==> inputs of job 9812 <==
==> flow/design.v <==
module segdec(input logic [3:0] in, output logic [6:0] out);
	always_comb
	begin
		case (in)
			4'b0000 :
				out = 7'b0111111;  
			4'b0001 :
				out = 7'b0000110;  
			4'b0010 :
				out = 7'b1011011;  
			4'b0011 :
				out = 7'b1001111;  
			4'b0100 :
				out = 7'b1100110;  
			4'b0101 :
				out = 7'b1101101;  
			4'b0110 :
				out = 7'b1111100;  
			4'b0111 :
				out = 7'b0000111;  
			4'b1000 :
				out = 7'b1111111;  
			4'b1001 :
				out = 7'b1100111;  
			4'b1010 :
				out = 7'b1000000;
			default :
				out = 7'b0000000;
    		endcase
	end
endmodule
module bin_to_bcd(input logic [7:0] in, output logic [3:0][6:0] disp);
logic[3:0] sign_num, units, tens, hundreds;
logic[7:0] num;
logic sign;
always_comb
begin
	sign = in[$high(in)];
	if(sign)  
		num = 0 - in;
	else
		num = in;
	hundreds = num / 100;
	num = num - (hundreds)*100;  
	tens = num / 10;
	num = num - (tens)*10;  
	units = num;
end
always_comb
	if(sign)
		sign_num = 4'hA;
	else
		sign_num = 4'hF;
segdec signdec
(
	.in(sign_num),
	.out(disp[3])
);
segdec hundreddec
(
	.in(hundreds),
	.out(disp[2])
);
segdec tendec
(
	.in(tens),
	.out(disp[1])
);
segdec unitdec
(
	.in(units),
	.out(disp[0])
);
endmodule
module debounce #(parameter int COUNT=500000) (input logic clk, signal_in, output logic signal_out);
logic prev_signal;
int unsigned cnt;
always_ff @(posedge clk)
begin
	if(prev_signal != signal_in)
	begin
		cnt <= 0;  
	end
	else if(cnt >= COUNT)
	begin
		cnt <= 0;  
		signal_out <= signal_in;
	end
	else
	begin
		cnt <= cnt +1;
	end
	prev_signal <= signal_in;
end
endmodule
module read_sm(input logic clk, reset_n, handshake, run, output logic read, done);
enum {HALT, WAIT_1, WAIT_0, DONE} state;
always_ff @(posedge clk, negedge reset_n)
begin
	if(!reset_n)
	begin
		state <= HALT;
		read <= 0;
	end
	else
	begin
		read <= 0;
		unique case(state)
			HALT : if(run) state <= WAIT_1;
			WAIT_1 :
			begin
				if(handshake)
				begin
					state <= WAIT_0;
					read <= '1;  
				end
			end
			WAIT_0 : if(!handshake) state <= DONE;
			DONE : state <= HALT;
		endcase
	end
end
always_comb
	if(state == DONE)
		done = 1;
	else
		done = 0;
endmodule
module sm(input logic clk, input logic [10-1:0] SW, input logic [8-1:0] re_res, im_res, output logic [8-1:0] LED, output logic [8-1:0] re_a, im_a, re_q, im_q);
typedef enum {REAL_A, IMAG_A, REAL_Q, IMAG_Q, DISP_REAL, DISP_IMAG} stateType;
stateType state;
logic reset_n;
logic handshake;
logic [8-1:0] data_in;
always_comb
begin
	reset_n = SW[$high(SW)];
	handshake = SW[$high(SW) -1];
	data_in =  SW[$high(SW) -2 : $low(SW)];
end
logic read_run, read_trigger, read_done;
read_sm re_sm0
(
	.clk(clk),
	.reset_n(reset_n),
	.handshake(handshake),
	.run(read_run),
	.read(read_trigger),
	.done(read_done)
);
always_comb
	read_run = (state == REAL_A) || (state == IMAG_A) || (state == REAL_Q) || (state == IMAG_Q);
always_ff @(posedge clk, negedge reset_n)
begin
	if(!reset_n)
		state <= REAL_A;
	else
	begin
		unique case(state)
			REAL_A: if(read_done) state <= IMAG_A;
			IMAG_A: if(read_done) state <= REAL_Q;
			REAL_Q: if(read_done) state <= IMAG_Q;
			IMAG_Q: if(read_done) state <= DISP_REAL;
			DISP_REAL : if(handshake == 1) state <= DISP_IMAG;
			DISP_IMAG : if(handshake == 0) state <= REAL_A;
		endcase
	end
end
always_ff @(posedge clk)
begin
	if(read_trigger)
	begin
		unique case(state)
			REAL_A: re_a <= data_in;
			IMAG_A: im_a <= data_in;
			REAL_Q: re_q <= data_in;
			IMAG_Q: im_q <= data_in;
			default: ;
		endcase
	end
end
always_comb
begin
	if(state == DISP_REAL)
		LED = re_res;
	else if(state == DISP_IMAG)
		LED = im_res;
	else
		LED = '0;
end
endmodule
module mult(input logic signed [(2*8 -1)-1:0] re_x, im_x, re_y, im_y, output logic signed [2*(2*8 -1)-1:0] re_z, im_z);
logic signed [(2*8 -1)-1:0] a,b,c,d;
always_comb
begin
	a = re_x;
	b = im_x;
	c = re_y;
	d = im_y;
end
logic signed [2*(2*8 -1)-1:0] ac, bd, ad, bc;
always_comb
begin
	ac = a*c;
	bd = b*d;
	ad = a*d;
	bc = b*c;
	re_z = ac - bd;
	im_z = ad + bc;
end
endmodule
module cmplx_mult(
input logic clk,
input logic [10-1:0] switches,
output logic [8-1:0] LED,
output logic [6:0] HEX0,
output logic [6:0] HEX1,
output logic [6:0] HEX2,
output logic [6:0] HEX3,
output logic [6:0] HEX4,
output logic [6:0] HEX5,
output logic [6:0] HEX6,
output logic [6:0] HEX7);
logic [8-1:0] re_a, im_a, re_q, im_q;
logic [8-1:0] re_res, im_res;
logic [10-1:0] SW;
always_comb
	SW[$high(SW)-2:$low(SW)] = switches[$high(switches)-2:$low(switches)];
debounce #(.COUNT(1000)) db0
(
	.clk(clk),
	.signal_in(switches[$high(switches)]),
	.signal_out(SW[$high(SW)])
);
debounce #(.COUNT(1000)) db1
(
	.clk(clk),
	.signal_in(switches[$high(switches)-1]),
	.signal_out(SW[$high(SW)-1])
);
sm sm0 (.*);
logic signed [(2*8 -1)-1:0] re_x, im_x, re_y, im_y;
logic signed [2*(2*8 -1)-1:0] re_z, im_z;
localparam INPUT_SHIFT = (2*8 -1) - 8;
localparam OUTPUT_LOW = 2*INPUT_SHIFT -1;
localparam OUTPUT_HIGH = OUTPUT_LOW + 8 -1;
always_comb
begin
	re_x = $signed(re_a);
	im_x = $signed(im_a);
	re_y = $signed(re_q) << INPUT_SHIFT;
	im_y = $signed(im_q) << INPUT_SHIFT;
	re_res = re_z[OUTPUT_HIGH : OUTPUT_LOW];
	im_res = im_z[OUTPUT_HIGH : OUTPUT_LOW];
end
mult mult0
(.*);
logic [3:0][6:0] sw_hex;
always_comb
begin
	HEX0 = ~ sw_hex[0];  
	HEX1 = ~ sw_hex[1];  
	HEX2 = ~ sw_hex[2];  
	HEX3 = ~ sw_hex[3];  
end
bin_to_bcd sw_disp
(
	.in(SW[7:0]),
	.disp(sw_hex)
);
logic [3:0][6:0] led_hex;
always_comb
begin
	HEX4 = ~ led_hex[0];  
	HEX5 = ~ led_hex[1];  
	HEX6 = ~ led_hex[2];  
	HEX7 = ~ led_hex[3];  
end
bin_to_bcd led_disp
(
	.in(LED),
	.disp(led_hex)
);
endmodule
==> flow/run.sh <==
#!/bin/bash
# the make line also repeats each setting of config.mk as NAME=value (left out here)
make -C /OpenROAD-flow-scripts/flow DESIGN_CONFIG=/design/flow/config.mk WORK_HOME=/design/flow/orfs CLKGATE_MAP_FILE= finish
==> flow/config.mk <==
export PLATFORM = sky130hd
export DESIGN_NAME = cmplx_mult
export DESIGN_NICKNAME = cmplx_mult
export VERILOG_FILES = /design/flow/design.v
export SDC_FILE = /design/flow/constraint.sdc
export NUM_CORES = 4
export LEC_CHECK = 0
export ABC_AREA = 1
export CAP_MARGIN = 15
export CELL_PAD_IN_SITES_DETAIL_PLACEMENT = 1
export CELL_PAD_IN_SITES_GLOBAL_PLACEMENT = 1
export CORE_MARGIN = 5
export CORE_UTILIZATION = 53
export GPL_TIMING_DRIVEN = 1
export MAX_ROUTING_LAYER = met5
export PLACE_DENSITY = 0.6
export SLEW_MARGIN = 20
==> flow/constraint.sdc <==
create_clock -name core_clock -period 10.9 [get_ports {clk}]
set_input_delay 2.1800 -clock core_clock [delete_from_list [all_inputs] [get_ports {clk}]]
set_output_delay 2.1800 -clock core_clock [all_outputs]
set_load 0.01 [all_outputs]
==> job 2805: changes against job 9812 <==
--- a/flow/config.mk
+++ b/flow/config.mk
@@ -8,10 +8,14 @@
 export ABC_AREA = 1
-export CAP_MARGIN = 15
-export CELL_PAD_IN_SITES_DETAIL_PLACEMENT = 1
+export CAP_MARGIN = 25
 export CELL_PAD_IN_SITES_GLOBAL_PLACEMENT = 1
-export CORE_MARGIN = 5
-export CORE_UTILIZATION = 53
+export CORE_ASPECT_RATIO = 1.37
+export CORE_MARGIN = 10
+export CORE_UTILIZATION = 38
+export CTS_CLUSTER_SIZE = 44
 export GPL_TIMING_DRIVEN = 1
 export MAX_ROUTING_LAYER = met5
-export PLACE_DENSITY = 0.6
+export MIN_ROUTING_LAYER = met2
+export PLACE_DENSITY_LB_ADDON = 0.29
+export SETUP_SLACK_MARGIN = 0.42
 export SLEW_MARGIN = 20
+export TNS_END_PERCENT = 5
==> flow/constraint.sdc (replaced) <==
create_clock -name core_clock -period 18.8 [get_ports {clk}]
set_input_delay 3.7600 -clock core_clock [delete_from_list [all_inputs] [get_ports {clk}]]
set_output_delay 3.7600 -clock core_clock [all_outputs]
set_load 0.01 [all_outputs]
==> job 4862: changes against job 9812 <==
==> flow/config.mk (replaced) <==
export PLATFORM = sky130hd
export DESIGN_NAME = cmplx_mult
export DESIGN_NICKNAME = cmplx_mult
export VERILOG_FILES = /design/flow/design.v
export SDC_FILE = /design/flow/constraint.sdc
export NUM_CORES = 4
export LEC_CHECK = 0
export CAP_MARGIN = 20
export CORE_MARGIN = 2
export CORE_UTILIZATION = 72
export PLACE_DENSITY = 0.66
export SLEW_MARGIN = 20
==> flow/constraint.sdc (replaced) <==
create_clock -name core_clock -period 14.4 [get_ports {clk}]
set_input_delay 2.8800 -clock core_clock [delete_from_list [all_inputs] [get_ports {clk}]]
set_output_delay 2.8800 -clock core_clock [all_outputs]
set_load 0.01 [all_outputs]
==> job 7037: changes against job 9812 <==
==> flow/config.mk (replaced) <==
export PLATFORM = sky130hd
export DESIGN_NAME = cmplx_mult
export DESIGN_NICKNAME = cmplx_mult
export VERILOG_FILES = /design/flow/design.v
export SDC_FILE = /design/flow/constraint.sdc
export NUM_CORES = 4
export LEC_CHECK = 0
export ABC_AREA = 1
export CAP_MARGIN = 20
export CELL_PAD_IN_SITES_DETAIL_PLACEMENT = 1
export CELL_PAD_IN_SITES_GLOBAL_PLACEMENT = 1
export CORE_ASPECT_RATIO = 1.13
export CORE_MARGIN = 2
export CORE_UTILIZATION = 40
export CTS_CLUSTER_DIAMETER = 132
export MAX_ROUTING_LAYER = met5
export MIN_ROUTING_LAYER = met2
export PLACE_DENSITY_LB_ADDON = 0.18
export SLEW_MARGIN = 0
==> flow/constraint.sdc (replaced) <==
create_clock -name core_clock -period 11.0 [get_ports {clk}]
set_input_delay 2.2000 -clock core_clock [delete_from_list [all_inputs] [get_ports {clk}]]
set_output_delay 2.2000 -clock core_clock [all_outputs]
set_load 0.01 [all_outputs]
==> comparison table <==
| metric | job 2805 | job 7037 | job 4862 | job 9812 |
|---|---|---|---|---|
| Final setup violation count | 0 | 28 | - | - |
| Root cell of the clock tree | sky130_fd_sc_hd__clkbuf_16 | sky130_fd_sc_hd__clkbuf_16 | sky130_fd_sc_hd__clkbuf_16 | - |
| Number of design rule violations left after detail routing | 0 | 0 | - | - |
| Clk network pwr share | 6.7% | 4.3% | - | - |
| Sequential power | 0.274 mW | 0.466 mW | - | - |
| Comb. cell area | 0.0116 mm² | 0.0130 mm² | - | - |
| Average wire length per cell after detail routing | 14.3 µm | 18.4 µm | - | - |
| Crit-path max cell delay | 0.86 ns | 0.56 ns | - | - |
| Met3 Routed Length | 14.9 mm | 21.3 mm | - | - |
| OpenROAD warning count | 53 | 56 | - | - |
| Power Combinational | 2.22 mW | 6.77 mW | - | - |
| Number of rows in the core area | 90 | 80 | 54 | 65 |
| Sequential element share of the synthesized area | 15.5% | 15.5% | 16.3% | 15.5% |
| Final HPWL DP | 34.6 mm | 43.7 mm | 34.4 mm | - |
| Cell depth of the worst flop-to-flop path | 5 | 5 | - | - |
| Power spent charging and discharging nets | 1.36 mW | 3.81 mW | - | - |
| Basic-gate share of the synthesized area counting and, or, nand and nor cells | 22.3% | 22.3% | 16.7% | 22.3% |
| Seq Cell Count | 111 | 111 | - | - |
| Status | timing/DRC/antenna clean | complete, but fails checks | did not finish | did not finish |
| Failing step | - | - | global routing | detailed placement |
| Layout check failures | - | negative setup slack | - | - |
Power and IR drop assume default switching activity.
